### flow/config.mk
export PLATFORM = sky130hd
export DESIGN_NAME = top
export DESIGN_NICKNAME = top
export VERILOG_FILES = /design/flow/design.v
export SDC_FILE = /design/flow/constraint.sdc
export NUM_CORES = 4
export LEC_CHECK = 0
export CAP_MARGIN = 20
export CELL_PAD_IN_SITES_DETAIL_PLACEMENT = 1
export CELL_PAD_IN_SITES_GLOBAL_PLACEMENT = 3
export CORE_MARGIN = 2
export CORE_UTILIZATION = 63
export CTS_CLUSTER_DIAMETER = 67
export CTS_CLUSTER_SIZE = 19
export GPL_ROUTABILITY_DRIVEN = 0
export GPL_TIMING_DRIVEN = 0
export HOLD_SLACK_MARGIN = -0.05
export MIN_ROUTING_LAYER = met2
export PLACE_DENSITY_LB_ADDON = 0.16
export SLEW_MARGIN = 40
export TNS_END_PERCENT = 90
### flow/constraint.sdc
create_clock -name core_clock -period 5.0 [get_ports {clk}]
set_input_delay 1.0000 -clock core_clock [delete_from_list [all_inputs] [get_ports {clk}]]
set_output_delay 1.0000 -clock core_clock [all_outputs]
set_load 0.01 [all_outputs]
### flow/design.v
module PE
#(parameter DATA_WIDTH=8)
(
    clk,
    rst_n,
    en_din,
    en_win,
    data_in,
    weights_in,
    data_out,
    ready
);
input clk,rst_n;
input en_din,en_win;
input [DATA_WIDTH-1:0] data_in,weights_in;
output [2*DATA_WIDTH-1:0] data_out;   
output ready;  
wire en;
assign en = en_din & en_win;
reg [4:0] cnt;
always@(posedge clk or negedge rst_n)
begin
    if(!rst_n)
        cnt <= 'd0;
    else if(en)
    begin
        if(cnt == 27)  
            cnt <= 'd0;
        else 
            cnt <= cnt + 1'b1;
    end
    else
        cnt <= 'd0;
end
reg [2*DATA_WIDTH-1:0] sum;
always@(posedge clk or negedge rst_n)
begin
    if(!rst_n)
        sum <= 'd0;
    else if(en)
        begin
            if(cnt == 27)  
                sum <= 'd0; 
            else
                sum <= data_in * weights_in + sum;
        end
end
reg ready;
reg [2*DATA_WIDTH-1:0] data_out;
always@(posedge clk or negedge rst_n)
begin
    if(!rst_n)
    begin
        ready <= 1'b0;
        data_out <= 'd0;
    end
    else if(cnt == 27)
    begin
        ready <= 1'b1;
        data_out <= sum;
    end
    else
        ready <= 1'b0;        
end
endmodule
module input_bus
#(parameter BUS_WIDTH=8)  
(
    clk,
    rst_n,
    data,
    en,              
    data_l0,
    data_l1,
    data_l2,
    en_l0,
    en_l1,
    en_l2
);
input clk,rst_n; 
input en;                            
input [BUS_WIDTH-1:0] data;          
output en_l0,en_l1,en_l2;                            
output [BUS_WIDTH-1:0] data_l0,data_l1,data_l2;      
reg en_l0,en_l1,en_l2;
reg [BUS_WIDTH-1:0] data_l0,data_l1,data_l2;
always@(posedge clk or negedge rst_n)
begin
    if(!rst_n)
    begin
        en_l0 <= 1'b0;
        en_l1 <= 1'b0;
        en_l2 <= 1'b0;
        data_l0 <= 'd0;
        data_l1 <= 'd0;
        data_l2 <= 'd0;
    end
    else
    begin
        en_l0 <= en;
        en_l1 <= en_l0;
        en_l2 <= en_l1;
        data_l0 <= data;
        data_l1 <= data_l0;
        data_l2 <= data_l1;
    end
end
endmodule
module obuffer
#(
parameter DATA_WIDTH=8,  
parameter MEM_DATA_WIDTH=9,    
parameter MEM_ADDR_WIDTH=4    
)  
(
    clk,
    rst_n,
    p0_ready,
    p1_ready,
    p2_ready,
    p0_din,
    p1_din,
    p2_din,
    empty,
    full,
    rd_en,
    data_rdout,
    errout
);
input clk,rst_n;
input p0_ready,p1_ready,p2_ready;
input [2*DATA_WIDTH-1:0] p0_din,p1_din,p2_din;
input rd_en;
output empty,full;
output [2*DATA_WIDTH-1:0] data_rdout;
output errout;  
reg [2*DATA_WIDTH-1:0] mem[MEM_DATA_WIDTH-1:0];
reg [MEM_ADDR_WIDTH:0] wr_ptr, rd_ptr;
wire [MEM_ADDR_WIDTH-1:0] wr_addr,rd_addr;
assign wr_addr[MEM_ADDR_WIDTH-1:0] = wr_ptr[MEM_ADDR_WIDTH-1:0];
assign rd_addr[MEM_ADDR_WIDTH-1:0] = rd_ptr[MEM_ADDR_WIDTH-1:0];
always@(posedge clk or negedge rst_n)
begin
    if(!rst_n)
        wr_ptr <= 'd0;
    else if(!full & (p0_ready | p1_ready | p2_ready))
    begin
        if(wr_ptr[MEM_ADDR_WIDTH-1:0] == MEM_DATA_WIDTH-1)
            wr_ptr <= {~wr_ptr[MEM_ADDR_WIDTH],4'b0000};
        else 
            wr_ptr <= wr_ptr + 1'b1;
    end
end
always@(posedge clk or negedge rst_n)
begin
    if(!rst_n)
        rd_ptr <= 'd0;
    else if(!empty & rd_en)
    begin
        if(rd_ptr[MEM_ADDR_WIDTH-1:0] == MEM_DATA_WIDTH-1)
            rd_ptr <= {~rd_ptr[MEM_ADDR_WIDTH],4'b0000};
        else 
            rd_ptr <= rd_ptr + 1'b1;
    end
end
reg errout;
always@(posedge clk or negedge rst_n)
begin
    if(!rst_n)
        errout <= 1'b0;
    else if(!full & (p0_ready | p1_ready | p2_ready))
    begin
        case({p0_ready,p1_ready,p2_ready})
        3'b000:
            mem[wr_addr] <= mem[wr_addr];
        3'b100:
            mem[wr_addr] <= p0_din;
        3'b010:
            mem[wr_addr] <= p1_din;
        3'b001:
            mem[wr_addr] <= p2_din;
        default:
            errout <= 1'b1;
        endcase
    end
end
reg [2*DATA_WIDTH-1:0] data_rdout;
always@(posedge clk or negedge rst_n)
begin
    if(!rst_n)
        data_rdout <= 'd0;
    else if(!empty & rd_en)
        data_rdout <= mem[rd_addr];
end
assign full = (wr_ptr=={~rd_ptr[MEM_ADDR_WIDTH],rd_ptr[MEM_ADDR_WIDTH-1:0]});
assign empty = (wr_ptr==rd_ptr);
endmodule
module top(
    clk,
    rst_n,
    ifm0,
    ifm1,
    ifm2,
    ifm0_en,
    ifm1_en,
    ifm2_en,
    w0,
    w1,
    w2,
    w0_en,
    w1_en,
    w2_en,
    obf0_rd_en,
    obf1_rd_en,
    obf2_rd_en,
    obf0_empty,
    obf1_empty,
    obf2_empty,
    obf0_full,
    obf1_full,
    obf2_full,
    obf0_err,
    obf1_err,
    obf2_err,
    obf0_out,
    obf1_out,
    obf2_out
);
parameter DATA_WIDTH=8;
input clk,rst_n;
input ifm0_en,ifm1_en,ifm2_en;
input w0_en,w1_en,w2_en;
input [DATA_WIDTH-1:0] ifm0,ifm1,ifm2;
input [DATA_WIDTH-1:0] w0,w1,w2;
input obf0_rd_en,obf1_rd_en,obf2_rd_en;
output obf0_empty,obf1_empty,obf2_empty;
output obf0_full,obf1_full,obf2_full;
output obf0_err,obf1_err,obf2_err;
output [2*DATA_WIDTH-1:0] obf0_out,obf1_out,obf2_out;
wire [DATA_WIDTH-1:0] ifm0_l0,ifm0_l1,ifm0_l2;
wire ifm0_en0,ifm0_en1,ifm0_en2;
input_bus ifm_bus0(
    .clk(clk),
    .rst_n(rst_n),
    .data(ifm0),
    .en(ifm0_en),             
    .data_l0(ifm0_l0),
    .data_l1(ifm0_l1),
    .data_l2(ifm0_l2),
    .en_l0(ifm0_en0),
    .en_l1(ifm0_en1),
    .en_l2(ifm0_en2)
);
wire [DATA_WIDTH-1:0] ifm1_l0,ifm1_l1,ifm1_l2;
wire ifm1_en0,ifm1_en1,ifm1_en2;
input_bus ifm_bus1(
    .clk(clk),
    .rst_n(rst_n),
    .data(ifm1),
    .en(ifm1_en),             
    .data_l0(ifm1_l0),
    .data_l1(ifm1_l1),
    .data_l2(ifm1_l2),
    .en_l0(ifm1_en0),
    .en_l1(ifm1_en1),
    .en_l2(ifm1_en2)
);
wire [DATA_WIDTH-1:0] ifm2_l0,ifm2_l1,ifm2_l2;
wire ifm2_en0,ifm2_en1,ifm2_en2;
input_bus ifm_bus2(
    .clk(clk),
    .rst_n(rst_n),
    .data(ifm2),
    .en(ifm2_en),             
    .data_l0(ifm2_l0),
    .data_l1(ifm2_l1),
    .data_l2(ifm2_l2),
    .en_l0(ifm2_en0),
    .en_l1(ifm2_en1),
    .en_l2(ifm2_en2)
);
wire [DATA_WIDTH-1:0] w0_l0,w0_l1,w0_l2;
wire w0_en0,w0_en1,w0_en2;
input_bus w_bus0(
    .clk(clk),
    .rst_n(rst_n),
    .data(w0),
    .en(w0_en),             
    .data_l0(w0_l0),
    .data_l1(w0_l1),
    .data_l2(w0_l2),
    .en_l0(w0_en0),
    .en_l1(w0_en1),
    .en_l2(w0_en2)
);
wire [DATA_WIDTH-1:0] w1_l0,w1_l1,w1_l2;
wire w1_en0,w1_en1,w1_en2;
input_bus w_bus1(
    .clk(clk),
    .rst_n(rst_n),
    .data(w1),
    .en(w1_en),             
    .data_l0(w1_l0),
    .data_l1(w1_l1),
    .data_l2(w1_l2),
    .en_l0(w1_en0),
    .en_l1(w1_en1),
    .en_l2(w1_en2)
);
wire [DATA_WIDTH-1:0] w2_l0,w2_l1,w2_l2;
wire w2_en0,w2_en1,w2_en2;
input_bus w_bus2(
    .clk(clk),
    .rst_n(rst_n),
    .data(w2),
    .en(w2_en),             
    .data_l0(w2_l0),
    .data_l1(w2_l1),
    .data_l2(w2_l2),
    .en_l0(w2_en0),
    .en_l1(w2_en1),
    .en_l2(w2_en2)
);
wire [2*DATA_WIDTH-1:0] pe00_out,pe01_out,pe02_out,pe10_out,pe11_out,pe12_out,pe20_out,pe21_out,pe22_out;
wire pe00_rdy,pe01_rdy,pe02_rdy,pe10_rdy,pe11_rdy,pe12_rdy,pe20_rdy,pe21_rdy,pe22_rdy;
PE pe00(
    .clk(clk),
    .rst_n(rst_n),
    .en_din(ifm0_en0),
    .en_win(w0_en0),
    .data_in(ifm0_l0),
    .weights_in(w0_l0),
    .data_out(pe00_out),
    .ready(pe00_rdy)
);
PE pe01(
    .clk(clk),
    .rst_n(rst_n),
    .en_din(ifm0_en1),
    .en_win(w1_en0),
    .data_in(ifm0_l1),
    .weights_in(w1_l0),
    .data_out(pe01_out),
    .ready(pe01_rdy)
);
PE pe02(
    .clk(clk),
    .rst_n(rst_n),
    .en_din(ifm0_en2),
    .en_win(w2_en0),
    .data_in(ifm0_l2),
    .weights_in(w2_l0),
    .data_out(pe02_out),
    .ready(pe02_rdy)
);
PE pe10(
    .clk(clk),
    .rst_n(rst_n),
    .en_din(ifm1_en0),
    .en_win(w0_en1),
    .data_in(ifm1_l0),
    .weights_in(w0_l1),
    .data_out(pe10_out),
    .ready(pe10_rdy)
);
PE pe11(
    .clk(clk),
    .rst_n(rst_n),
    .en_din(ifm1_en1),
    .en_win(w1_en1),
    .data_in(ifm1_l1),
    .weights_in(w1_l1),
    .data_out(pe11_out),
    .ready(pe11_rdy)
);
PE pe12(
    .clk(clk),
    .rst_n(rst_n),
    .en_din(ifm1_en2),
    .en_win(w2_en1),
    .data_in(ifm1_l2),
    .weights_in(w2_l1),
    .data_out(pe12_out),
    .ready(pe12_rdy)
);
PE pe20(
    .clk(clk),
    .rst_n(rst_n),
    .en_din(ifm2_en0),
    .en_win(w0_en2),
    .data_in(ifm2_l0),
    .weights_in(w0_l2),
    .data_out(pe20_out),
    .ready(pe20_rdy)
);
PE pe21(
    .clk(clk),
    .rst_n(rst_n),
    .en_din(ifm2_en1),
    .en_win(w1_en2),
    .data_in(ifm2_l1),
    .weights_in(w1_l2),
    .data_out(pe21_out),
    .ready(pe21_rdy)
);
PE pe22(
    .clk(clk),
    .rst_n(rst_n),
    .en_din(ifm2_en2),
    .en_win(w2_en2),
    .data_in(ifm2_l2),
    .weights_in(w2_l2),
    .data_out(pe22_out),
    .ready(pe22_rdy)
);
obuffer obf0(
    .clk(clk),
    .rst_n(rst_n),
    .p0_ready(pe00_rdy),
    .p1_ready(pe10_rdy),
    .p2_ready(pe20_rdy),
    .p0_din(pe00_out),
    .p1_din(pe10_out),
    .p2_din(pe20_out),
    .empty(obf0_empty),
    .full(obf0_full),
    .rd_en(obf0_rd_en),
    .data_rdout(obf0_out),
    .errout(obf0_err)
);
obuffer obf1(
    .clk(clk),
    .rst_n(rst_n),
    .p0_ready(pe01_rdy),
    .p1_ready(pe11_rdy),
    .p2_ready(pe21_rdy),
    .p0_din(pe01_out),
    .p1_din(pe11_out),
    .p2_din(pe21_out),
    .empty(obf1_empty),
    .full(obf1_full),
    .rd_en(obf1_rd_en),
    .data_rdout(obf1_out),
    .errout(obf1_err)
);
obuffer obf2(
    .clk(clk),
    .rst_n(rst_n),
    .p0_ready(pe02_rdy),
    .p1_ready(pe12_rdy),
    .p2_ready(pe22_rdy),
    .p0_din(pe02_out),
    .p1_din(pe12_out),
    .p2_din(pe22_out),
    .empty(obf2_empty),
    .full(obf2_full),
    .rd_en(obf2_rd_en),
    .data_rdout(obf2_out),
    .errout(obf2_err)
);
endmodule
### flow/run.sh
#!/bin/bash
# the make line also repeats each setting of config.mk as NAME=value (left out here)
make -C /OpenROAD-flow-scripts/flow DESIGN_CONFIG=/design/flow/config.mk WORK_HOME=/design/flow/orfs CLKGATE_MAP_FILE= finish
==> summary.log, run 1 <==
[logic_synthesis] most popular library cell in the synthesized design by count sky130_fd_sc_hd__inv_1
[outcome] Error [ERROR FLW-0024] Place density exceeds 1.0 (current PLACE_DENSITY_LB_ADDON =  0.16). Please check if the value of  PLACE_DENSITY_LB_ADDON is between 0 and 0.99.
[die] Core Box Area 0.0999 sq mm
[outcome] Stop stage global placement without I/O
[logic_synthesis] Mapped Area 0.0633 sq mm
[logic_synthesis] post-synthesis cell count 6,070
[logic_synthesis] top-area cell type share of the netlist area 0.231
[logic_synthesis] area share of xor/xnor cells in the synthesized design 0.0159
[die] starting utilization of the core area 0.634
[logic_synthesis] summed standard-cell area reported by yosys 0.0633 sq mm
[logic_synthesis] Syn Nets 6,927
[logic_synthesis] distinct cell type count of the synthesized netlist 80
[logic_synthesis] most used standard cells in the synthesized netlist 921 x sky130_fd_sc_hd__inv_1, 912 x sky130_fd_sc_hd__nand2_1, 585 x sky130_fd_sc_hd__dfrtp_1
[logic_synthesis] YS warnings 4
[logic_synthesis] leading post-synthesis cells by cell area sky130_fd_sc_hd__dfrtp_1 23%, sky130_fd_sc_hd__edfxtp_1 20%, sky130_fd_sc_hd__fa_1 14%
[logic_synthesis] fraction of registers with async set/reset 0.575
[logic_synthesis] dominant kind of combinational cell adder cells
[logic_synthesis] number of enable flip-flop cells 432
[die] standard-cell row count 116
[logic_synthesis] sequential fraction of the synthesis area 0.436
[logic_synthesis] AND-OR/OR-AND share of the synthesized area 0.134
[logic_synthesis] synthesized-area fraction occupied by and/or/nand/nor cells 0.124
[die] die width 321 um
[outcome] outcome aborted with a tool error
[logic_synthesis] Post-synth mux share 0.00818
[logic_synthesis] yosys adder share 0.211
[logic_synthesis] Post-synth regs 1,017
[logic_synthesis] library cell with the largest summed area after synthesis sky130_fd_sc_hd__dfrtp_1
[die] die span in y 321 um
[logic_synthesis] synthesized area per cell 10.4 sq um
[die] die area 0.103 sq mm
[logic_synthesis] top_reg_cell synth sky130_fd_sc_hd__dfrtp_1
[logic_synthesis] ys cells 6,070
==> run 2: changes to the inputs <==
Settings changed: ABC_AREA set to 1, CAP_MARGIN 20 to 10, CELL_PAD_IN_SITES_DETAIL_PLACEMENT 1 to unset, CELL_PAD_IN_SITES_GLOBAL_PLACEMENT 3 to unset, CORE_ASPECT_RATIO set to 1.24, CORE_UTILIZATION 63 to 47, CTS_CLUSTER_DIAMETER 67 to 56, CTS_CLUSTER_SIZE 19 to 51, GPL_ROUTABILITY_DRIVEN 0 to 1, HOLD_SLACK_MARGIN -0.05 to unset, MAX_ROUTING_LAYER set to met5, PLACE_DENSITY set to 0.6, PLACE_DENSITY_LB_ADDON 0.16 to unset, SETUP_SLACK_MARGIN set to 1.46, SLEW_MARGIN 40 to 10, TNS_END_PERCENT 90 to 35.
==> summary.log, run 2 <==
[logic_synthesis] library cell with the largest summed area after synthesis sky130_fd_sc_hd__dfrtp_1
[routing] per-cell via count in the routed design 7.04
[sta] post-route worst setup slack 1.01 ns
[die] I/O pin count 116
[power_and_ir_drop] maximum ir drop on the vdd rail 496 uV
[critical_path] required time of the critical path 5.63 ns
[power_and_ir_drop] largest power group combinational logic
[run] Max-cap violations 0
[final_layout] layout filler cell count 12,900
[clocking] TritonCTS clock tree built
[global_route] vias in the first global route 79,200
[critical_path] Arr. time, crit path 4.62 ns
[critical_path] buffers and inverters on the worst path 5
[logic_synthesis] summed standard-cell area reported by yosys 0.0677 sq mm [+6.9%]
[clocking] number of buffers on the longest clock path 3
[placed_design] number of port buffers 115
[sta] count of final setup violators 0
[global_route] first-pass GRT wire length 308 mm
[sta] RSZ-0062 raised after global routing true
[die] standard-cell row count 155 [+34%]
[logic_synthesis] area share of xor/xnor cells in the synthesized design 0.0122 [-0.00374]
[logic_synthesis] leading post-synthesis cells by cell area sky130_fd_sc_hd__dfrtp_1 22%, sky130_fd_sc_hd__edfxtp_1 19%, sky130_fd_sc_hd__nand2_1 14%
[power_and_ir_drop] power in combinational cells 34.1 mW
[critical_path] CP Cell Sequence buf_8 -> nand2_1 -> fa_1 -> inv_1 -> fa_1 -> inv_1 -> fa_1 -> fa_1 -> inv_2 -> ha_4 -> nand2_4 -> inv_2 -> nand2_1 -> nand2_1 -> nand2_1 -> nand3_2 -> nand2_1 -> nand3_2 -> nand2_1
[routing] wirelength, routed 203 mm
[power_and_ir_drop] power consumed by the clock network 8.61 mW
[critical_path] CP top delay family adder cells
[logic_synthesis] AND-OR/OR-AND share of the synthesized area 0.0539 [-0.0797]
[logic_synthesis] dominant kind of combinational cell simple AND/OR/NAND/NOR gates
[critical_path] setup slack of the most critical reg-to-reg path 1.01 ns
[power_and_ir_drop] relative contribution of the clock network to total power 0.163
[power_and_ir_drop] reported leakage power 40.8 nW
[logic_synthesis] Syn Nets 8,986 [+30%]
[placed_design] Detailed Place HPWL 146 mm
[logic_synthesis] post-synthesis cell count 8,129 [+34%]
[logic_synthesis] top_reg_cell synth sky130_fd_sc_hd__dfrtp_1
[routing] remaining antenna violation count 0
[logic_synthesis] YS warnings 4 [unchanged]
[sta] total negative slack for setup checks 0 ns
[critical_path] source of the critical timing path ifm_bus2.data_l1[5]
[sta] total count of hold-check failures in the final report 0
[clocking] latest clock arrival within the worst-skew pair 0.78 ns
[clocking] CTS Hold Buffers Added 0
[global_route] total global-route track usage 0.408
[critical_path] slowest library cell on the worst path sky130_fd_sc_hd__fa_1
[run] total tool warning count 60
[power_and_ir_drop] total power divided by cell area 645 mW/mm^2
[die] starting utilization of the core area 0.471 [-0.163]
[critical_path] Critical Path Max Stage Delay 0.54 ns
[global_route] maximum number of pins on one net before global-route repair 108
[placed_design] Setup WS pre-CTS 0.818 ns
[die] die area 0.147 sq mm [+43%]
[logic_synthesis] ys cells 8,129 [+34%]
[global_route] Congestion Overflow GR 0
[final_layout] nets@finish 9,411
[sta] post-layout minimum cycle time 3.99 ns
[sta] timing-limited maximum frequency 251 MHz
[power_and_ir_drop] power share of the combinational group 0.645
[final_layout] relative area change from synthesis to final layout 20.9%
[routing] 1st-pass router iterations 20
[placed_design] final estimated routing congestion in global placement 0.970
[logic_synthesis] synthesized area per cell 8.32 sq um [-20%]
[sta] slew at the pin closest to its max-slew limit 1.22 ns
[sta] clk_skew 0.0490 ns
[hold_path] type of the most critical hold path in2async
[die] die width 345 um [+7.4%]
[clocking] number of CTS-inserted buffers 104
[power_and_ir_drop] switching portion of total power 0.479
[clocking] CTS H-tree depth 3
[critical_path] kind of end point of the critical path flip-flop
[logic_synthesis] most popular library cell in the synthesized design by count sky130_fd_sc_hd__nand2_1
[routing] residual DRC count 0
[outcome] outcome no timing/DRC/antenna violations
[logic_synthesis] top-area cell type share of the netlist area 0.216 [-0.0148]
[power_and_ir_drop] share of power burned in registers 0.191
[logic_synthesis] fraction of registers with async set/reset 0.575 [unchanged]
[critical_path] critical path start-end classification reg2reg
[critical_path] type of element launching the critical path flip-flop
[sta] Tcrit/Tclk final 0.798
[power_and_ir_drop] internal power summed over all cells 27.5 mW
[logic_synthesis] Post-synth mux share 0 [-0.00818]
[critical_path] beginning of the worst register-to-register path ifm_bus2.data_l1[5]
[die] Core Box Area 0.144 sq mm [+44%]
[critical_path] FF-to-FF End pe21.sum[12]
[power_and_ir_drop] reported net switching power 25.3 mW
[clocking] CTS root buffer sky130_fd_sc_hd__clkbuf_16
[critical_path] termination of the worst setup path pe21.sum[12]
[logic_synthesis] Mapped Area 0.0677 sq mm [+6.9%]
[critical_path] most used cell along the critical path sky130_fd_sc_hd__nand2_1
[logic_synthesis] number of enable flip-flop cells 432 [unchanged]
[logic_synthesis] sequential fraction of the synthesis area 0.408 [-0.0280]
[routing] post-DR wirelength/cell 19.3 um
[logic_synthesis] yosys adder share 0.198 [-0.0135]
[die] die span in y 426 um [+33%]
[critical_path] path depth of the worst reg2reg path 19
[critical_path] number of stages on the worst setup path 19
[critical_path] worst-path maximum fanout 8
[clocking] CTS sink cnt 1,017
[power_and_ir_drop] sequential power 10.1 mW
[logic_synthesis] most used standard cells in the synthesized netlist 2,568 x sky130_fd_sc_hd__nand2_1, 1,720 x sky130_fd_sc_hd__inv_1, 585 x sky130_fd_sc_hd__dfrtp_1
[logic_synthesis] distinct cell type count of the synthesized netlist 41 [-49%]
[sta] final tally of max-slew violations 0
[global_route] initial antenna violation count 0
[clocking] clock slew at reported path FFs 0.09 ns
[routing] total via count after detailed routing 74,300
[sta] Max transition margin 0.187
[logic_synthesis] synthesized-area fraction occupied by and/or/nand/nor cells 0.212 [+0.0877]
[logic_synthesis] Post-synth regs 1,017 [unchanged]
[routing] DRC violation total after the first TritonRoute iteration 15,600
-- run 2: timing repair --
| action | CTS | global route |
|---|---|---|
| gates cloned | 0 | 0 |
| setup endpoints to repair | 100 | 185 |
| resized | 408 | 701 |
| buffers inserted | 89 | 81 |
| pin swaps | 135 | 264 |
-- run 2: cell type report --
cell class / count / area (sq um) / area share
Timing Repair Buffer: 319 / 3190 / 0.0390
Tap cell: 1884 / 2360 / 0.0288
Buffer: 285 / 2600 / 0.0318
Sequential cell: 1017 / 27700 / 0.339
Clock inverter: 79 / 946 / 0.0116
Multi-Input combinational cell: 5078 / 35500 / 0.435
Antenna cell: 13 / 32.5 / 0.000398
Clock buffer: 118 / 2810 / 0.0344
Inverter: 1749 / 6600 / 0.0807
-- run 2: metal layers --
metal	track usage	part of all wire	vias to the layer above
met5	0.132	0.0074	-
met4	0.101	0.12	56
met3	0.508	0.37	2557
met2	0.503	0.50	19100
met1	-	0	27200
li1	-	-	25400
-- run 2: stage by stage --
| step | area (sq um) | utilization | total power, mW | cells | hold WS, ns |
|---|---|---|---|---|---|
| after floorplan | 69200 | - | 28.8 | 8129 | 0.349 |
| after global placement | 72700 | 0.507 | 34.7 | 10100 | 0.356 |
| after detailed placement | 73500 | 0.512 | 35.0 | 10200 | 0.359 |
| after CTS | 79200 | 0.552 | 46.7 | 10400 | 0.136 |
| after global routing | 81700 | 0.570 | 57.0 | 10500 | 0.182 |
| final | 81800 | 0.570 | 52.8 | 10500 | 0.163 |
==> run 3: changes to the inputs <==
Settings changed: ABC_AREA 1 to 0, CAP_MARGIN 10 to 20, CELL_PAD_IN_SITES_DETAIL_PLACEMENT set to 0, CORE_ASPECT_RATIO 1.24 to unset, CORE_UTILIZATION 47 to 72, CTS_CLUSTER_DIAMETER 56 to unset, CTS_CLUSTER_SIZE 51 to 36, GPL_ROUTABILITY_DRIVEN 1 to unset, GPL_TIMING_DRIVEN 0 to unset, HOLD_SLACK_MARGIN set to 0.07, MAX_ROUTING_LAYER met5 to unset, MIN_ROUTING_LAYER met2 to unset, PLACE_DENSITY 0.6 to 0.79, SETUP_SLACK_MARGIN 1.46 to 1.0, SLEW_MARGIN 10 to 20, TNS_END_PERCENT 35 to 20.
Clock period 5.0 ns to 4.37 ns, I/O delays scaled along.
==> summary.log, run 3 <==
[logic_synthesis] synthesized-area fraction occupied by and/or/nand/nor cells 0.124 [-0.0877]
[clocking] clock slew at reported path FFs 0.06 ns [-0.03 ns]
[critical_path] FF-to-FF End pe22.sum[14]
[critical_path] path depth of the worst reg2reg path 14 [-5]
[logic_synthesis] top_reg_cell synth sky130_fd_sc_hd__dfrtp_1
[sta] clk_skew 0.0335 ns [-0.0155 ns]
[logic_synthesis] top-area cell type share of the netlist area 0.231 [+0.0148]
[logic_synthesis] ys cells 6,070 [-25%]
[critical_path] critical path start-end classification reg2reg
[routing] wirelength, routed 182 mm [-10%]
[logic_synthesis] library cell with the largest summed area after synthesis sky130_fd_sc_hd__dfrtp_1
[global_route] first-pass GRT wire length 279 mm [-9.3%]
[clocking] number of buffers on the longest clock path 3 [unchanged]
[logic_synthesis] summed standard-cell area reported by yosys 0.0633 sq mm [-6.4%]
[routing] total via count after detailed routing 50,300 [-32%]
[logic_synthesis] area share of xor/xnor cells in the synthesized design 0.0159 [+0.00374]
[sta] timing-limited maximum frequency 227 MHz [-9.4%]
[placed_design] number of port buffers 115 [unchanged]
[power_and_ir_drop] internal power summed over all cells 30.1 mW [+9.3%]
[die] standard-cell row count 108 [-30%]
[logic_synthesis] leading post-synthesis cells by cell area sky130_fd_sc_hd__dfrtp_1 23%, sky130_fd_sc_hd__edfxtp_1 20%, sky130_fd_sc_hd__fa_1 14%
[final_layout] nets@finish 7,353 [-22%]
[final_layout] utilization of the core after routing 0.859 [+0.289]
[die] die width 301 um [-13%]
[outcome] Violated Checks negative setup slack
[final_layout] relative area change from synthesis to final layout 18.1%
[routing] remaining antenna violation count 0 [unchanged]
[routing] per-cell via count in the routed design 6.50 [-7.7%]
[critical_path] slowest library cell on the worst path sky130_fd_sc_hd__fa_2
[die] starting utilization of the core area 0.728 [+0.256]
[clocking] CTS sink cnt 1,017 [unchanged]
[clocking] latest clock arrival within the worst-skew pair 0.71 ns [-0.07 ns]
[run] total tool warning count 54 [-10%]
[global_route] initial antenna violation count 6 [+6]
[die] I/O pin count 116 [unchanged]
[critical_path] source of the critical timing path ifm_bus2.data_l2[3]
[sta] slew at the pin closest to its max-slew limit 1.05 ns [-0.167 ns]
[power_and_ir_drop] power consumed by the clock network 9.25 mW [+7.4%]
[routing] post-DR wirelength/cell 23.5 um [+22%]
[logic_synthesis] number of enable flip-flop cells 432 [unchanged]
[critical_path] buffers and inverters on the worst path 2 [-3]
[critical_path] setup slack of the most critical reg-to-reg path -0.03 ns [-1.04 ns]
[power_and_ir_drop] power share of the combinational group 0.591 [-0.054]
[critical_path] number of stages on the worst setup path 14 [-5]
[sta] post-route worst setup slack -0.0331 ns [-1.04 ns]
[logic_synthesis] post-synthesis cell count 6,070 [-25%]
[sta] total count of hold-check failures in the final report 0 [unchanged]
[logic_synthesis] Post-synth regs 1,017 [unchanged]
[final_layout] footprint of the multi-input gates 0.0335 sq mm [-5.7%]
[power_and_ir_drop] total power divided by cell area 674 mW/mm^2 [+4.5%]
[power_and_ir_drop] power in combinational cells 29.8 mW [-13%]
[sta] final worst hold slack 0.439 ns [+0.276 ns]
[power_and_ir_drop] maximum ir drop on the vdd rail 827 uV [+67%]
[placed_design] Detailed Place HPWL 120 mm [-18%]
[hold_path] type of the most critical hold path reg2reg
[final_layout] layout filler cell count 4,437 [-65%]
[hold_path] origin of the worst min-delay path w_bus0.data_l0[1]
[global_route] maximum number of pins on one net before global-route repair 157 [+45%]
[logic_synthesis] Syn Nets 6,927 [-23%]
[power_and_ir_drop] largest power group combinational logic
[logic_synthesis] dominant kind of combinational cell adder cells
[critical_path] type of element launching the critical path flip-flop
[sta] Max transition margin 0.295 [+0.109]
[critical_path] CP Cell Sequence and2_4 -> fa_2 -> fa_2 -> fa_1 -> inv_1 -> fa_1 -> inv_2 -> ha_4 -> a21o_1 -> a21oi_2 -> nor2_2 -> o31a_1 -> o31a_1 -> o41ai_2
[critical_path] CP top delay family adder cells
[power_and_ir_drop] reported net switching power 20.4 mW [-19%]
[placed_design] Placed Instance Area 0.0675 sq mm [-8.1%]
[sta] RSZ-0062 raised after global routing true
[critical_path] termination of the worst setup path pe22.sum[14]
[global_route] Congestion Overflow GR 0 [unchanged]
[routing] number of diodes 0 [-13]
[logic_synthesis] distinct cell type count of the synthesized netlist 80 [+95%]
[outcome] outcome complete, but fails checks
[hold_path] worst hold stages 0
[logic_synthesis] YS warnings 4 [unchanged]
[routing] residual DRC count 0 [unchanged]
[logic_synthesis] AND-OR/OR-AND share of the synthesized area 0.134 [+0.0797]
[placed_design] cell total after placement 7,370 [-27%]
[final_layout] final instance area 0.0748 sq mm [-8.6%]
[global_route] vias in the first global route 51,300 [-35%]
[logic_synthesis] fraction of registers with async set/reset 0.575 [unchanged]
[sta] count of final setup violators 2 [+2]
[logic_synthesis] sequential fraction of the synthesis area 0.436 [+0.0280]
[power_and_ir_drop] sequential power 11.4 mW [+10%]
[sta] final tally of max-slew violations 0 [unchanged]
[critical_path] Critical Path Max Stage Delay 0.58 ns [+0.04 ns]
[clocking] CTS H-tree depth 3 [unchanged]
[power_and_ir_drop] share of power burned in registers 0.226 [+0.035]
[routing] 1st-pass router iterations 10 [-50%]
[critical_path] worst-path maximum fanout 8 [unchanged]
[die] die area 0.0903 sq mm [-39%]
[sta] Tcrit/Tclk final 1.01 [+0.209]
[die] Core Box Area 0.0870 sq mm [-39%]
[clocking] CTS root buffer sky130_fd_sc_hd__clkbuf_16
[logic_synthesis] most popular library cell in the synthesized design by count sky130_fd_sc_hd__inv_1
[logic_synthesis] most used standard cells in the synthesized netlist 921 x sky130_fd_sc_hd__inv_1, 912 x sky130_fd_sc_hd__nand2_1, 585 x sky130_fd_sc_hd__dfrtp_1
[power_and_ir_drop] total power after layout 50.4 mW [-4.5%]
[logic_synthesis] Post-synth mux share 0.00818 [+0.00818]
[placed_design] final estimated routing congestion in global placement 0.932 [-3.9%]
[logic_synthesis] yosys adder share 0.211 [+0.0135]
[critical_path] beginning of the worst register-to-register path ifm_bus2.data_l2[3]
[sta] post-layout minimum cycle time 4.40 ns [+0.412 ns]
[power_and_ir_drop] switching portion of total power 0.404 [-0.0752]
[logic_synthesis] Mapped Area 0.0633 sq mm [-6.4%]
[logic_synthesis] synthesized area per cell 10.4 sq um [+25%]
[power_and_ir_drop] relative contribution of the clock network to total power 0.183 [+0.020]
[die] die span in y 301 um [-30%]
[critical_path] kind of end point of the critical path flip-flop
[clocking] number of CTS-inserted buffers 105 [+0.96%]
[critical_path] required time of the critical path 4.97 ns [-0.66 ns]
[final_layout] non-filler cells, final 7,741 [-27%]
[run] Max-cap violations 0 [unchanged]
[final_layout] register area 0.0277 sq mm [+0.21%]
[hold_path] hold-critical path endpoint w_bus0.data_l1[1]
[critical_path] Arr. time, crit path 5.01 ns [+0.39 ns]
[power_and_ir_drop] reported leakage power 32.6 nW [-20%]
[routing] DRC violation total after the first TritonRoute iteration 6,766 [-57%]
[global_route] total global-route track usage 0.398 [-0.00991]
[clocking] TritonCTS clock tree built
## run 3: stage by stage
stage / TNS (ns) / setup WS, ns
floorplan: 0 / 0.141
global placement: -0.253 / -0.0771
detailed placement: -0.951 / -0.163
CTS: 0 / 0.0370
global route: -1.19 / -0.128
finish: -0.0553 / -0.0331
## run 3: repair_timing
item                                    in CTS  in global routing
endpoints found under the hold margin       21                  0
hold buffers                                 1                  0
pin swaps                                  144                209
endpoints found under the setup margin     300                426
buffers inserted                           103                 70
gates resized                              326                332
## run 3: area by class of cell
type / count / area share
multi-input combinational: 3867 / 0.448
inverter: 923 / 0.0463
clock buffer: 132 / 0.0380
timing repair buffer: 582 / 0.0675
clock inverter: 65 / 0.00939
tap: 1155 / 0.0193
sequential: 1017 / 0.371
## run 3: metal layers
layer  routed length, um  GRT usage  share of wire  vias to the layer above
li1                    -          -              -                    21400
met1               64300      0.516           0.35                    24800
met2               86400      0.645           0.47                     3294
met3               19600     0.0786           0.11                      834
met4               11700      0.201          0.064                        8
met5                  45          0        0.00025                        -
==> run 4: changes to the inputs <==
Settings changed: ABC_AREA 0 to unset, CELL_PAD_IN_SITES_DETAIL_PLACEMENT 0 to unset, CORE_UTILIZATION 72 to 59, CTS_CLUSTER_SIZE 36 to unset, HOLD_SLACK_MARGIN 0.07 to unset, PLACE_DENSITY 0.79 to unset, SETUP_SLACK_MARGIN 1.0 to 0.98, TNS_END_PERCENT 20 to unset.
Clock period 4.37 ns to 3.72 ns, I/O delays scaled along.
==> summary.log, run 4 <==
[logic_synthesis] top_reg_cell synth sky130_fd_sc_hd__dfrtp_1
[final_layout] nets@finish 7,707 [+4.8%]
[sta] slew at the pin closest to its max-slew limit 1.04 ns [-0.0113 ns]
[logic_synthesis] leading post-synthesis cells by cell area sky130_fd_sc_hd__dfrtp_1 23%, sky130_fd_sc_hd__edfxtp_1 20%, sky130_fd_sc_hd__fa_1 14%
[critical_path] CP Cell Sequence and2_4 -> fa_1 -> fa_2 -> fa_1 -> inv_1 -> fa_1 -> inv_1 -> ha_2 -> a21o_1 -> a21oi_2 -> nor2_2 -> o31a_1 -> o31a_1 -> o41ai_2
[placed_design] number of port buffers 115 [unchanged]
[routing] residual DRC count 0 [unchanged]
[outcome] Violated Checks negative setup slack
[clocking] number of buffers on the longest clock path 3 [unchanged]
[power_and_ir_drop] switching portion of total power 0.379 [-0.0247]
[sta] Tcrit/Tclk final 1.17 [+0.159]
[routing] total via count after detailed routing 48,700 [-3.3%]
[sta] clk_skew 0.0349 ns [+0.00142 ns]
[critical_path] CP top delay family adder cells
[critical_path] number of stages on the worst setup path 14 [unchanged]
[power_and_ir_drop] reported net switching power 23.5 mW [+16%]
[outcome] outcome complete, but fails checks
[critical_path] beginning of the worst register-to-register path ifm_bus1.data_l1[3]
[critical_path] Arr. time, crit path 4.91 ns [-0.10 ns]
[power_and_ir_drop] power consumed by the clock network 11.4 mW [+23%]
[sta] final tally of max-slew violations 0 [unchanged]
[logic_synthesis] fraction of registers with async set/reset 0.575 [unchanged]
[run] Max-cap violations 0 [unchanged]
[sta] total negative slack for setup checks -26.86 ns [-26.80 ns]
[critical_path] required time of the critical path 4.29 ns [-0.68 ns]
[critical_path] Critical Path Max Stage Delay 0.56 ns [-0.02 ns]
[power_and_ir_drop] reported leakage power 34.6 nW [+6.2%]
[hold_path] origin of the worst min-delay path w_bus1.en_l0
[clocking] latest clock arrival within the worst-skew pair 0.71 ns [about the same]
[logic_synthesis] sequential fraction of the synthesis area 0.436 [unchanged]
[critical_path] buffers and inverters on the worst path 2 [unchanged]
[hold_path] worst hold stages 0 [unchanged]
[routing] DRC violation total after the first TritonRoute iteration 5,275 [-22%]
[clocking] CTS sink cnt 1,017 [unchanged]
[die] die width 332 um [+10%]
[logic_synthesis] dominant kind of combinational cell adder cells
[logic_synthesis] Syn Nets 6,927 [unchanged]
[die] I/O pin count 116 [unchanged]
[routing] per-cell via count in the routed design 5.83 [-10%]
[global_route] Congestion Overflow GR 0 [unchanged]
[sta] RSZ-0062 raised after global routing true
[sta] total count of hold-check failures in the final report 0 [unchanged]
[global_route] first-pass GRT wire length 277 mm [-0.78%]
[logic_synthesis] Post-synth mux share 0.00818 [unchanged]
[sta] timing-limited maximum frequency 230 MHz [+1.5%]
[power_and_ir_drop] total power after layout 62.1 mW [+23%]
[critical_path] FF-to-FF End pe11.sum[14]
[routing] 1st-pass router iterations 9 [-1]
[logic_synthesis] distinct cell type count of the synthesized netlist 80 [unchanged]
[final_layout] register area 0.0277 sq mm [about the same]
[logic_synthesis] yosys adder share 0.211 [unchanged]
[run] total tool warning count 54 [unchanged]
[die] Core Box Area 0.107 sq mm [+23%]
[final_layout] non-filler cells, final 8,347 [+7.8%]
[routing] post-DR wirelength/cell 21.1 um [-10%]
[logic_synthesis] library cell with the largest summed area after synthesis sky130_fd_sc_hd__dfrtp_1
[critical_path] source of the critical timing path ifm_bus1.data_l1[3]
[clocking] TritonCTS clock tree built
[placed_design] Detailed Place HPWL 125 mm [+3.4%]
[die] die span in y 332 um [+10%]
[final_layout] footprint of the multi-input gates 0.0338 sq mm [+0.85%]
[logic_synthesis] most popular library cell in the synthesized design by count sky130_fd_sc_hd__inv_1
[clocking] number of CTS-inserted buffers 110 [+4.8%]
[power_and_ir_drop] total power divided by cell area 792 mW/mm^2 [+17%]
[logic_synthesis] synthesized area per cell 10.4 sq um [unchanged]
[placed_design] final estimated routing congestion in global placement 0.878 [-5.8%]
[power_and_ir_drop] maximum ir drop on the vdd rail 827 uV [about the same]
[power_and_ir_drop] internal power summed over all cells 38.5 mW [+28%]
[hold_path] hold-critical path endpoint w_bus1.en_l1
[logic_synthesis] Mapped Area 0.0633 sq mm [unchanged]
[critical_path] termination of the worst setup path pe11.sum[14]
[global_route] total global-route track usage 0.322 [-0.0756]
[sta] Max transition margin 0.304 [+0.00936]
[power_and_ir_drop] sequential power 13.3 mW [+20%]
[critical_path] worst-path maximum fanout 8 [unchanged]
[placed_design] cell total after placement 7,977 [+8.2%]
[logic_synthesis] ys cells 6,070 [unchanged]
[final_layout] final instance area 0.0784 sq mm [+4.9%]
[logic_synthesis] YS warnings 4 [unchanged]
[final_layout] relative area change from synthesis to final layout 23.9%
[logic_synthesis] most used standard cells in the synthesized netlist 921 x sky130_fd_sc_hd__inv_1, 912 x sky130_fd_sc_hd__nand2_1, 585 x sky130_fd_sc_hd__dfrtp_1
[critical_path] most used cell along the critical path sky130_fd_sc_hd__fa_1
[logic_synthesis] top-area cell type share of the netlist area 0.231 [unchanged]
[sta] post-layout minimum cycle time 4.34 ns [-0.0644 ns]
[critical_path] kind of end point of the critical path flip-flop
[routing] number of diodes 0 [unchanged]
[logic_synthesis] number of enable flip-flop cells 432 [unchanged]
[sta] post-route worst setup slack -0.619 ns [-0.586 ns]
[die] starting utilization of the core area 0.593 [-0.134]
[logic_synthesis] area share of xor/xnor cells in the synthesized design 0.0159 [unchanged]
[power_and_ir_drop] share of power burned in registers 0.214 [-0.012]
[logic_synthesis] synthesized-area fraction occupied by and/or/nand/nor cells 0.124 [unchanged]
[logic_synthesis] post-synthesis cell count 6,070 [unchanged]
[critical_path] path depth of the worst reg2reg path 14 [unchanged]
[clocking] CTS root buffer sky130_fd_sc_hd__clkbuf_16
[critical_path] type of element launching the critical path flip-flop
[power_and_ir_drop] largest power group combinational logic
[die] standard-cell row count 120 [+11%]
[logic_synthesis] AND-OR/OR-AND share of the synthesized area 0.134 [unchanged]
[routing] wirelength, routed 176 mm [-3.4%]
[logic_synthesis] Post-synth regs 1,017 [unchanged]
[clocking] clock slew at reported path FFs 0.06 ns [about the same]
[final_layout] utilization of the core after routing 0.735 [-0.124]
[hold_path] type of the most critical hold path reg2reg
[sta] count of final setup violators 80 [+78]
[routing] remaining antenna violation count 0 [unchanged]
[global_route] vias in the first global route 49,800 [-2.9%]
[critical_path] setup slack of the most critical reg-to-reg path -0.62 ns [-0.59 ns]
[global_route] maximum number of pins on one net before global-route repair 156 [-0.64%]
[global_route] initial antenna violation count 2 [-4]
[final_layout] layout filler cell count 7,603 [+71%]
[power_and_ir_drop] power in combinational cells 37.4 mW [+26%]
[power_and_ir_drop] power share of the combinational group 0.603 [+0.012]
[critical_path] critical path start-end classification reg2reg
[die] die area 0.110 sq mm [+22%]
[power_and_ir_drop] relative contribution of the clock network to total power 0.183 [about the same]
[logic_synthesis] summed standard-cell area reported by yosys 0.0633 sq mm [unchanged]
[clocking] CTS H-tree depth 3 [unchanged]
[critical_path] slowest library cell on the worst path sky130_fd_sc_hd__fa_1
[placed_design] Placed Instance Area 0.0712 sq mm [+5.5%]
-- run 4: final cells by class --
type                       count  share of cell area
sequential                  1017               0.354
tap                         1403              0.0224
clock inverter                54             0.00858
timing repair buffer         931               0.101
clock buffer                 152              0.0393
inverter                     923              0.0442
multi-input combinational   3867               0.431
-- run 4: layer usage --
| metal | global-route usage | part of all wire | up-vias |
|---|---|---|---|
| met5 | 0 | 0 | - |
| met4 | 0.113 | 0.035 | 0 |
| met3 | 0.0463 | 0.072 | 343 |
| met2 | 0.543 | 0.49 | 1904 |
| met1 | 0.429 | 0.40 | 24300 |
| li1 | - | - | 22200 |
-- run 4: repair_timing --
action | in CTS | in global routing
endpoints found under the hold margin | 7 | 0
pin swaps | 212 | 218
setup endpoints to repair | 507 | 701
setup buffers | 101 | 62
hold buffers | 1 | 0
gates resized | 430 | 235
-- run 4: stage by stage --
stage	setup WS [ns]	hold slack, ns
2_1_floorplan	-0.508	0.353
3_3_place_gp	-0.646	0.441
3_5_place_dp	-0.692	0.447
4_1_cts	-0.518	0.442
5_1_grt	-0.799	0.463
6_report	-0.619	0.458
==> run 5: changes to the inputs <==
Settings changed: CORE_UTILIZATION 59 to 40, PLACE_DENSITY set to 0.6, SETUP_SLACK_MARGIN 0.98 to unset.
Clock period 3.72 ns to 4.79 ns, I/O delays scaled along.
==> summary.log, run 5 <==
[logic_synthesis] area share of xor/xnor cells in the synthesized design 0.0159 [unchanged]
[die] die span in y 402 um [+21%]
[logic_synthesis] Mapped Area 0.0633 sq mm [unchanged]
[sta] final tally of max-slew violations 0 [unchanged]
[logic_synthesis] top-area cell type share of the netlist area 0.231 [unchanged]
[sta] RSZ-0062 raised after global routing false
[routing] total via count after detailed routing 45,600 [-6.3%]
[final_layout] footprint of the multi-input gates 0.0312 sq mm [-7.6%]
[logic_synthesis] distinct cell type count of the synthesized netlist 80 [unchanged]
[critical_path] CP top delay family adder cells
[routing] 1st-pass router iterations 7 [-2]
[global_route] total global-route track usage 0.216 [-0.106]
[clocking] CTS H-tree depth 3 [unchanged]
[logic_synthesis] sequential fraction of the synthesis area 0.436 [unchanged]
[final_layout] layout filler cell count 14,900 [+96%]
[power_and_ir_drop] internal power summed over all cells 22.5 mW [-42%]
[power_and_ir_drop] switching portion of total power 0.390 [+0.0109]
[clocking] number of buffers on the longest clock path 3 [unchanged]
[placed_design] final estimated routing congestion in global placement 0.871 [-0.81%]
[critical_path] type of element launching the critical path flip-flop
[global_route] first-pass GRT wire length 274 mm [-0.95%]
[clocking] TritonCTS clock tree built
[die] die width 402 um [+21%]
[final_layout] register area 0.0276 sq mm [-0.42%]
[sta] Max transition margin 0.329 [+0.0250]
[placed_design] number of port buffers 115 [unchanged]
[critical_path] setup slack of the most critical reg-to-reg path 0.21 ns [+0.83 ns]
[sta] count of final setup violators 0 [-100%]
[logic_synthesis] ys cells 6,070 [unchanged]
[routing] DRC violation total after the first TritonRoute iteration 4,487 [-15%]
[power_and_ir_drop] power share of the combinational group 0.477 [-0.126]
[die] I/O pin count 116 [unchanged]
[power_and_ir_drop] power consumed by the clock network 8.87 mW [-22%]
[critical_path] beginning of the worst register-to-register path ifm_bus0.data_l0[5]
[sta] post-layout minimum cycle time 4.58 ns [+0.243 ns]
[logic_synthesis] summed standard-cell area reported by yosys 0.0633 sq mm [unchanged]
[die] Core Box Area 0.158 sq mm [+48%]
[logic_synthesis] most popular library cell in the synthesized design by count sky130_fd_sc_hd__inv_1
[clocking] CTS root buffer sky130_fd_sc_hd__clkbuf_16
[critical_path] worst-path maximum fanout 9 [+1]
[global_route] initial antenna violation count 0 [-2]
[logic_synthesis] fraction of registers with async set/reset 0.575 [unchanged]
[power_and_ir_drop] maximum ir drop on the vdd rail 395 uV [-52%]
[run] total tool warning count 51 [-5.6%]
[sta] total negative slack for setup checks 0 ns [+26.86 ns]
[routing] per-cell via count in the routed design 5.45 [-6.5%]
[power_and_ir_drop] reported leakage power 31.0 nW [-10%]
[outcome] outcome no timing/DRC/antenna violations
[routing] post-DR wirelength/cell 20.7 um [-1.8%]
[logic_synthesis] YS warnings 4 [unchanged]
[critical_path] FF-to-FF End pe00.sum[14]
[logic_synthesis] Post-synth regs 1,017 [unchanged]
[critical_path] critical path start-end classification reg2reg
[logic_synthesis] leading post-synthesis cells by cell area sky130_fd_sc_hd__dfrtp_1 23%, sky130_fd_sc_hd__edfxtp_1 20%, sky130_fd_sc_hd__fa_1 14%
[logic_synthesis] top_reg_cell synth sky130_fd_sc_hd__dfrtp_1
[logic_synthesis] synthesized-area fraction occupied by and/or/nand/nor cells 0.124 [unchanged]
[clocking] CTS sink cnt 1,017 [unchanged]
[logic_synthesis] number of enable flip-flop cells 432 [unchanged]
[clocking] clock slew at reported path FFs 0.06 ns [about the same]
[run] Max-cap violations 0 [unchanged]
[power_and_ir_drop] total power after layout 36.9 mW [-41%]
[global_route] Congestion Overflow GR 0 [unchanged]
[sta] timing-limited maximum frequency 218 MHz [-5.3%]
[critical_path] kind of end point of the critical path flip-flop
[critical_path] required time of the critical path 5.45 ns [+1.16 ns]
[sta] total count of hold-check failures in the final report 0 [unchanged]
[sta] final worst hold slack 0.101 ns [-0.357 ns]
[logic_synthesis] most used standard cells in the synthesized netlist 921 x sky130_fd_sc_hd__inv_1, 912 x sky130_fd_sc_hd__nand2_1, 585 x sky130_fd_sc_hd__dfrtp_1
[final_layout] relative area change from synthesis to final layout 12.3%
[hold_path] type of the most critical hold path in2async
[power_and_ir_drop] relative contribution of the clock network to total power 0.241 [+0.058]
[critical_path] slowest library cell on the worst path sky130_fd_sc_hd__dfrtp_1
[global_route] maximum number of pins on one net before global-route repair 140 [-10%]
[critical_path] number of stages on the worst setup path 15 [+1]
[logic_synthesis] library cell with the largest summed area after synthesis sky130_fd_sc_hd__dfrtp_1
[critical_path] path depth of the worst reg2reg path 15 [+1]
[logic_synthesis] dominant kind of combinational cell adder cells
[die] die area 0.161 sq mm [+47%]
[die] starting utilization of the core area 0.401 [-0.192]
[clocking] latest clock arrival within the worst-skew pair 0.75 ns [+0.04 ns]
[sta] slew at the pin closest to its max-slew limit 1.00 ns [-0.0375 ns]
[sta] clk_skew 0.0542 ns [+0.0192 ns]
[power_and_ir_drop] reported net switching power 14.4 mW [-39%]
[power_and_ir_drop] total power divided by cell area 519 mW/mm^2 [-34%]
[final_layout] nets@finish 7,053 [-8.5%]
[critical_path] Critical Path Max Stage Delay 0.58 ns [+0.02 ns]
[routing] remaining antenna violation count 0 [unchanged]
[critical_path] most used cell along the critical path sky130_fd_sc_hd__fa_1
[routing] residual DRC count 0 [unchanged]
[logic_synthesis] Syn Nets 6,927 [unchanged]
[logic_synthesis] post-synthesis cell count 6,070 [unchanged]
[critical_path] Arr. time, crit path 5.25 ns [+0.34 ns]
[clocking] number of CTS-inserted buffers 113 [+2.7%]
[global_route] vias in the first global route 46,900 [-5.7%]
[critical_path] termination of the worst setup path pe00.sum[14]
[critical_path] buffers and inverters on the worst path 3 [+1]
[power_and_ir_drop] power in combinational cells 17.6 mW [-53%]
[logic_synthesis] Post-synth mux share 0.00818 [unchanged]
[power_and_ir_drop] sequential power 10.4 mW [-22%]
[routing] wirelength, routed 173 mm [-1.5%]
[critical_path] source of the critical timing path ifm_bus0.data_l0[5]
[placed_design] Setup WS pre-CTS 0.0668 ns [+0.759 ns]
[critical_path] CP Cell Sequence nand2_1 -> fa_1 -> inv_1 -> fa_1 -> fa_1 -> inv_1 -> fa_1 -> inv_1 -> ha_1 -> a21o_1 -> a21o_1 -> a21o_1 -> a221o_1 -> a211o_1 -> o211ai_1
[logic_synthesis] synthesized area per cell 10.4 sq um [unchanged]
[final_layout] utilization of the core after routing 0.451 [-0.284]
[sta] post-route worst setup slack 0.208 ns [+0.827 ns]
[power_and_ir_drop] share of power burned in registers 0.282 [+0.068]
[sta] Tcrit/Tclk final 0.956 [-0.210]
[logic_synthesis] AND-OR/OR-AND share of the synthesized area 0.134 [unchanged]
[logic_synthesis] yosys adder share 0.211 [unchanged]
[power_and_ir_drop] largest power group combinational logic
[die] standard-cell row count 146 [+22%]
[placed_design] Detailed Place HPWL 124 mm [-0.55%]
## run 5: cell type report
type / count / share of cell area
multi-input combinational: 3867 / 0.439
antenna: 2 / 0.0000704
timing repair buffer: 274 / 0.0335
clock inverter: 43 / 0.00697
inverter: 923 / 0.0487
tap: 2072 / 0.0365
sequential: 1017 / 0.388
clock buffer: 171 / 0.0468
## run 5: stage by stage
| step | std cells | instance area, sq um |
|---|---|---|
| floorplan | 6070 | 63300 |
| global placement | 8152 | 67300 |
| detailed placement | 8152 | 67300 |
| CTS | 8366 | 71100 |
| global route | 8367 | 71100 |
| finish | 8369 | 71100 |
## run 5: metal layers
layer	GRT usage	share of wire	up-vias	wire length, um
li1	-	-	20800	-
met1	0.302	0.44	22900	75600
met5	0	0	-	0
met4	0.0749	0.033	0	5740
met3	0.0278	0.063	297	11000
met2	0.348	0.47	1597	80900
## run 5: repair_timing
action / 4_1_cts / 5_1_grt
setup endpoints to repair: 0 / 10
resized: 0 / 13
hold buffers: 0 / 0
setup buffers: 0 / 0
==> run 6: changes to the inputs <==
Settings changed: ABC_AREA set to 0, CORE_UTILIZATION 40 to 72, CTS_CLUSTER_SIZE set to 58, PLACE_DENSITY 0.6 to unset, PLACE_DENSITY_LB_ADDON set to 0.01, SETUP_SLACK_MARGIN set to 1.12, TNS_END_PERCENT set to 85.
Clock period 4.79 ns to 3.9 ns, I/O delays scaled along.
==> summary.log, run 6 <==
[logic_synthesis] distinct cell type count of the synthesized netlist 80 [unchanged]
[power_and_ir_drop] power consumed by the clock network 9.97 mW [+12%]
[clocking] CTS H-tree depth 3 [unchanged]
[logic_synthesis] synthesized area per cell 10.4 sq um [unchanged]
[final_layout] final instance area 0.0777 sq mm [+9.2%]
[critical_path] FF-to-FF End pe10.sum[15]
[logic_synthesis] top_reg_cell synth sky130_fd_sc_hd__dfrtp_1
[placed_design] cell total after placement 7,647 [-6.2%]
[hold_path] worst hold stages 1
[power_and_ir_drop] maximum ir drop on the vdd rail 1980 uV [+400%]
[power_and_ir_drop] internal power summed over all cells 37.0 mW [+64%]
[final_layout] utilization of the core after routing 0.892 [+0.442]
[power_and_ir_drop] reported leakage power 34.2 nW [+10%]
[sta] post-route worst setup slack -0.701 ns [-0.909 ns]
[logic_synthesis] post-synthesis cell count 6,070 [unchanged]
[critical_path] required time of the critical path 4.49 ns [-0.96 ns]
[logic_synthesis] YS warnings 4 [unchanged]
[final_layout] nets@finish 7,630 [+8.2%]
[die] Core Box Area 0.0870 sq mm [-45%]
[critical_path] critical path start-end classification reg2reg
[logic_synthesis] top-area cell type share of the netlist area 0.231 [unchanged]
[critical_path] type of element launching the critical path flip-flop
[hold_path] origin of the worst min-delay path pe21.cnt[0]
[power_and_ir_drop] power in combinational cells 39.4 mW [+120%]
[power_and_ir_drop] largest power group combinational logic
[die] die span in y 301 um [-25%]
[clocking] latest clock arrival within the worst-skew pair 0.73 ns [-0.02 ns]
[placed_design] Setup WS pre-CTS -0.481 ns [-0.548 ns]
[sta] clk_skew 0.0446 ns [-0.00959 ns]
[final_layout] layout filler cell count 3,767 [-75%]
[die] I/O pin count 116 [unchanged]
[clocking] clock slew at reported path FFs 0.06 ns [about the same]
[routing] DRC violation total after the first TritonRoute iteration 7,461 [+66%]
[routing] residual DRC count 0 [unchanged]
[global_route] initial antenna violation count 8 [+8]
[sta] total negative slack for setup checks -24.13 ns [-24.13 ns]
[power_and_ir_drop] sequential power 12.8 mW [+23%]
[power_and_ir_drop] power share of the combinational group 0.634 [+0.157]
[global_route] maximum number of pins on one net before global-route repair 157 [+12%]
[sta] slew at the pin closest to its max-slew limit 1.19 ns [+0.183 ns]
[logic_synthesis] ys cells 6,070 [unchanged]
[critical_path] path depth of the worst reg2reg path 16 [+1]
[critical_path] CP top delay family adder cells
[placed_design] number of port buffers 115 [unchanged]
[logic_synthesis] most popular library cell in the synthesized design by count sky130_fd_sc_hd__inv_1
[critical_path] kind of end point of the critical path flip-flop
[critical_path] source of the critical timing path w_bus0.data_l1[0]
[clocking] number of CTS-inserted buffers 103 [-8.8%]
[power_and_ir_drop] relative contribution of the clock network to total power 0.161 [-0.080]
[power_and_ir_drop] reported net switching power 25.1 mW [+75%]
[clocking] TritonCTS clock tree built
[global_route] first-pass GRT wire length 290 mm [+5.9%]
[routing] remaining antenna violation count 0 [unchanged]
[power_and_ir_drop] total power divided by cell area 800 mW/mm^2 [+54%]
[logic_synthesis] fraction of registers with async set/reset 0.575 [unchanged]
[routing] 1st-pass router iterations 10 [+3]
[sta] timing-limited maximum frequency 217 MHz [-0.41%]
[critical_path] beginning of the worst register-to-register path w_bus0.data_l1[0]
[outcome] Violated Checks negative setup slack
[die] starting utilization of the core area 0.728 [+0.326]
[logic_synthesis] area share of xor/xnor cells in the synthesized design 0.0159 [unchanged]
[logic_synthesis] Post-synth mux share 0.00818 [unchanged]
[routing] post-DR wirelength/cell 24.9 um [+20%]
[run] Max-cap violations 0 [unchanged]
[critical_path] setup slack of the most critical reg-to-reg path -0.70 ns [-0.91 ns]
[die] standard-cell row count 108 [-26%]
[routing] per-cell via count in the routed design 6.60 [+21%]
[placed_design] Detailed Place HPWL 123 mm [-0.51%]
[clocking] CTS root buffer sky130_fd_sc_hd__clkbuf_16
[sta] count of final setup violators 78 [+78]
[critical_path] buffers and inverters on the worst path 4 [+1]
[critical_path] number of stages on the worst setup path 16 [+1]
[logic_synthesis] synthesized-area fraction occupied by and/or/nand/nor cells 0.124 [unchanged]
[critical_path] Critical Path Max Stage Delay 0.61 ns [+0.03 ns]
[logic_synthesis] AND-OR/OR-AND share of the synthesized area 0.134 [unchanged]
[critical_path] termination of the worst setup path pe10.sum[15]
[die] die area 0.0903 sq mm [-44%]
[routing] total via count after detailed routing 52,900 [+16%]
[logic_synthesis] sequential fraction of the synthesis area 0.436 [unchanged]
[sta] RSZ-0062 raised after global routing true
[outcome] outcome complete, but fails checks
[critical_path] worst-path maximum fanout 7 [-2]
[global_route] vias in the first global route 53,600 [+14%]
[routing] wirelength, routed 199 mm [+15%]
[critical_path] slowest library cell on the worst path sky130_fd_sc_hd__fa_1
[placed_design] final estimated routing congestion in global placement 0.954 [+9.6%]
[logic_synthesis] leading post-synthesis cells by cell area sky130_fd_sc_hd__dfrtp_1 23%, sky130_fd_sc_hd__edfxtp_1 20%, sky130_fd_sc_hd__fa_1 14%
[power_and_ir_drop] switching portion of total power 0.405 [+0.0147]
[logic_synthesis] summed standard-cell area reported by yosys 0.0633 sq mm [unchanged]
[run] total tool warning count 54 [+5.9%]
[logic_synthesis] Mapped Area 0.0633 sq mm [unchanged]
[global_route] Congestion Overflow GR 0 [unchanged]
[power_and_ir_drop] share of power burned in registers 0.205 [-0.077]
[global_route] total global-route track usage 0.416 [+0.200]
[logic_synthesis] number of enable flip-flop cells 432 [unchanged]
[placed_design] Placed Instance Area 0.0703 sq mm [+4.5%]
[sta] Max transition margin 0.208 [-0.121]
[clocking] number of buffers on the longest clock path 3 [unchanged]
[sta] final tally of max-slew violations 0 [unchanged]
[critical_path] CP Cell Sequence buf_6 -> nand2_2 -> fa_1 -> inv_1 -> fa_1 -> ha_1 -> inv_1 -> fa_1 -> inv_1 -> ha_4 -> nor2b_4 -> o21a_4 -> o21ai_4 -> a211oi_2 -> or4_1 -> a32o_1
[clocking] CTS sink cnt 1,017 [unchanged]
[sta] post-layout minimum cycle time 4.60 ns [+0.0190 ns]
[logic_synthesis] Post-synth regs 1,017 [unchanged]
[hold_path] hold-critical path endpoint pe21.cnt[0]
[logic_synthesis] dominant kind of combinational cell adder cells
[logic_synthesis] yosys adder share 0.211 [unchanged]
[logic_synthesis] library cell with the largest summed area after synthesis sky130_fd_sc_hd__dfrtp_1
[logic_synthesis] most used standard cells in the synthesized netlist 921 x sky130_fd_sc_hd__inv_1, 912 x sky130_fd_sc_hd__nand2_1, 585 x sky130_fd_sc_hd__dfrtp_1
[final_layout] non-filler cells, final 8,017 [-4.2%]
[sta] Tcrit/Tclk final 1.18 [+0.223]
[final_layout] relative area change from synthesis to final layout 22.7%
[critical_path] Arr. time, crit path 5.19 ns [-0.06 ns]
[sta] total count of hold-check failures in the final report 0 [unchanged]
[logic_synthesis] Syn Nets 6,927 [unchanged]
[hold_path] type of the most critical hold path reg2reg
[die] die width 301 um [-25%]
## run 6: through the flow
| stage | total power [mW] | hold WS (ns) |
|---|---|---|
| after floorplan | 32.9 | 0.353 |
| after global placement | 41.4 | 0.431 |
| after detailed placement | 42.5 | 0.431 |
| after CTS | 55.6 | 0.444 |
| after global routing | 65.6 | 0.473 |
| final | 62.1 | 0.462 |
## run 6: timing repair
action | 4_1_cts | 5_1_grt
gates resized | 435 | 352
setup buffers | 113 | 62
hold buffers | 1 | 0
endpoints found under the hold margin | 7 | 0
setup endpoints to repair | 718 | 683
pin swaps | 238 | 215
## run 6: cell type report
class	count	area [sq um]	area share
Multi-Input combinational cell	3867	34000	0.438
Sequential cell	1017	27700	0.357
Timing Repair Buffer	861	7630	0.0983
Inverter	923	3460	0.0446
Clock buffer	146	2890	0.0372
Tap cell	1155	1450	0.0186
Clock inverter	47	450	0.00580
Antenna cell	1	2.50	0.0000322
## run 6: metal layers
layer	vias up	routed length [um]	GRT usage
met2	3971	94000	0.676
met5	-	86	0
met3	1140	22300	0.0856
met1	25800	67400	0.521
li1	22000	-	-
met4	14	15600	0.246
==> run 7: changes to the inputs <==
Settings changed: ABC_AREA 0 to unset, CORE_UTILIZATION 72 to 27, CTS_CLUSTER_SIZE 58 to unset, PLACE_DENSITY set to 0.6, PLACE_DENSITY_LB_ADDON 0.01 to unset, SETUP_SLACK_MARGIN 1.12 to unset, TNS_END_PERCENT 85 to unset.
Clock period 3.9 ns to 4.79 ns, I/O delays scaled along.
==> summary.log, run 7 <==
[outcome] outcome no timing/DRC/antenna violations
[die] die span in y 488 um [+62%]
[sta] slew at the pin closest to its max-slew limit 1.13 ns [-0.0550 ns]
[final_layout] relative area change from synthesis to final layout 14.6%
[routing] remaining antenna violation count 0 [unchanged]
[critical_path] beginning of the worst register-to-register path ifm_bus0.data_l2[4]
[critical_path] number of stages on the worst setup path 15 [-1]
[clocking] CTS root buffer sky130_fd_sc_hd__clkbuf_16
[logic_synthesis] library cell with the largest summed area after synthesis sky130_fd_sc_hd__dfrtp_1
[final_layout] register area 0.0276 sq mm [-0.42%]
[sta] Max transition margin 0.244 [+0.0359]
[logic_synthesis] fraction of registers with async set/reset 0.575 [unchanged]
[global_route] first-pass GRT wire length 282 mm [-2.9%]
[die] die area 0.238 sq mm [+160%]
[logic_synthesis] YS warnings 4 [unchanged]
[logic_synthesis] dominant kind of combinational cell adder cells
[clocking] number of buffers on the longest clock path 3 [unchanged]
[logic_synthesis] distinct cell type count of the synthesized netlist 80 [unchanged]
[run] Max-cap violations 0 [unchanged]
[sta] total negative slack for setup checks 0 ns [+24.13 ns]
[sta] final worst hold slack 0.0621 ns [-0.400 ns]
[power_and_ir_drop] relative contribution of the clock network to total power 0.237 [+0.076]
[placed_design] number of port buffers 115 [unchanged]
[logic_synthesis] Post-synth regs 1,017 [unchanged]
[critical_path] FF-to-FF End pe02.sum[14]
[sta] total count of hold-check failures in the final report 0 [unchanged]
[clocking] Post-CTS Repair Setup Buffers 0 [-100%]
[routing] post-DR wirelength/cell 19.1 um [-23%]
[sta] post-layout minimum cycle time 4.58 ns [-0.0175 ns]
[critical_path] source of the critical timing path ifm_bus0.data_l2[4]
[clocking] CTS Hold Buffers Added 0 [-1]
[final_layout] footprint of the multi-input gates 0.0312 sq mm [-8.2%]
[critical_path] required time of the critical path 5.43 ns [+0.94 ns]
[logic_synthesis] sequential fraction of the synthesis area 0.436 [unchanged]
[global_route] maximum number of pins on one net before global-route repair 172 [+9.6%]
[routing] per-cell via count in the routed design 4.90 [-26%]
[critical_path] CP Cell Sequence nand2_1 -> fa_1 -> inv_1 -> fa_1 -> fa_1 -> inv_1 -> fa_1 -> inv_1 -> ha_1 -> a21o_1 -> a21o_1 -> a211oi_2 -> nor2_1 -> or4_1 -> a32o_1
[sta] final tally of max-slew violations 0 [unchanged]
[logic_synthesis] number of enable flip-flop cells 432 [unchanged]
[critical_path] kind of end point of the critical path flip-flop
[clocking] number of CTS-inserted buffers 112 [+8.7%]
[die] standard-cell row count 177 [+64%]
[critical_path] worst-path maximum fanout 8 [+1]
[logic_synthesis] top-area cell type share of the netlist area 0.231 [unchanged]
[routing] total via count after detailed routing 46,200 [-13%]
[power_and_ir_drop] internal power summed over all cells 22.5 mW [-39%]
[sta] clk_skew 0.0689 ns [+0.0243 ns]
[power_and_ir_drop] reported net switching power 14.7 mW [-41%]
[logic_synthesis] ys cells 6,070 [unchanged]
[clocking] CTS H-tree depth 3 [unchanged]
[die] die width 488 um [+62%]
[die] Core Box Area 0.233 sq mm [+170%]
[routing] DRC violation total after the first TritonRoute iteration 4,975 [-33%]
[routing] wirelength, routed 180 mm [-9.6%]
[logic_synthesis] top_reg_cell synth sky130_fd_sc_hd__dfrtp_1
[critical_path] critical path start-end classification reg2reg
[critical_path] buffers and inverters on the worst path 3 [-1]
[clocking] cells resized by post-CTS repair 0 [-100%]
[logic_synthesis] yosys adder share 0.211 [unchanged]
[global_route] Congestion Overflow GR 0 [unchanged]
[sta] RSZ-0062 raised after global routing false
[logic_synthesis] leading post-synthesis cells by cell area sky130_fd_sc_hd__dfrtp_1 23%, sky130_fd_sc_hd__edfxtp_1 20%, sky130_fd_sc_hd__fa_1 14%
[logic_synthesis] Post-synth mux share 0.00818 [unchanged]
[power_and_ir_drop] share of power burned in registers 0.280 [+0.075]
[die] starting utilization of the core area 0.272 [-0.456]
[clocking] clock slew at reported path FFs 0.06 ns [about the same]
[critical_path] slowest library cell on the worst path sky130_fd_sc_hd__dfrtp_1
[global_route] total global-route track usage 0.151 [-0.265]
[power_and_ir_drop] switching portion of total power 0.396 [-0.00902]
[placed_design] Detailed Place HPWL 130 mm [+5.6%]
[final_layout] nets@finish 7,063 [-7.4%]
## run 7: final cells by class
class / count / area share
diodes: 4 / 0.000138
clock buffers: 171 / 0.0454
clock inverters: 40 / 0.00673
inverters: 923 / 0.0478
multi-input cells: 3867 / 0.431
flip-flops and latches: 1017 / 0.381
well taps: 3132 / 0.0540
repair buffers: 285 / 0.0345
## run 7: stage by stage
step	std cells	cell area, sq um	util	setup slack, ns	total power [mW]
floorplan	6070	63300	-	0.413	24.3
global placement	9223	68700	0.295	0.145	28.3
detailed placement	9223	68700	0.295	0.115	28.6
CTS	9434	72500	0.311	0.0768	37.6
global route	9436	72500	0.311	0.00127	40.7
finish	9439	72500	0.311	0.207	37.2
## run 7: per-layer routing
metal,vias up,share of wire,track usage
li1,20800,-,-
met1,23400,0.43,0.207
met2,1728,0.46,0.243
met3,306,0.073,0.0263
met4,6,0.029,0.0469
met5,-,0.00027,0
Power is estimated from default activity; no workload was simulated.
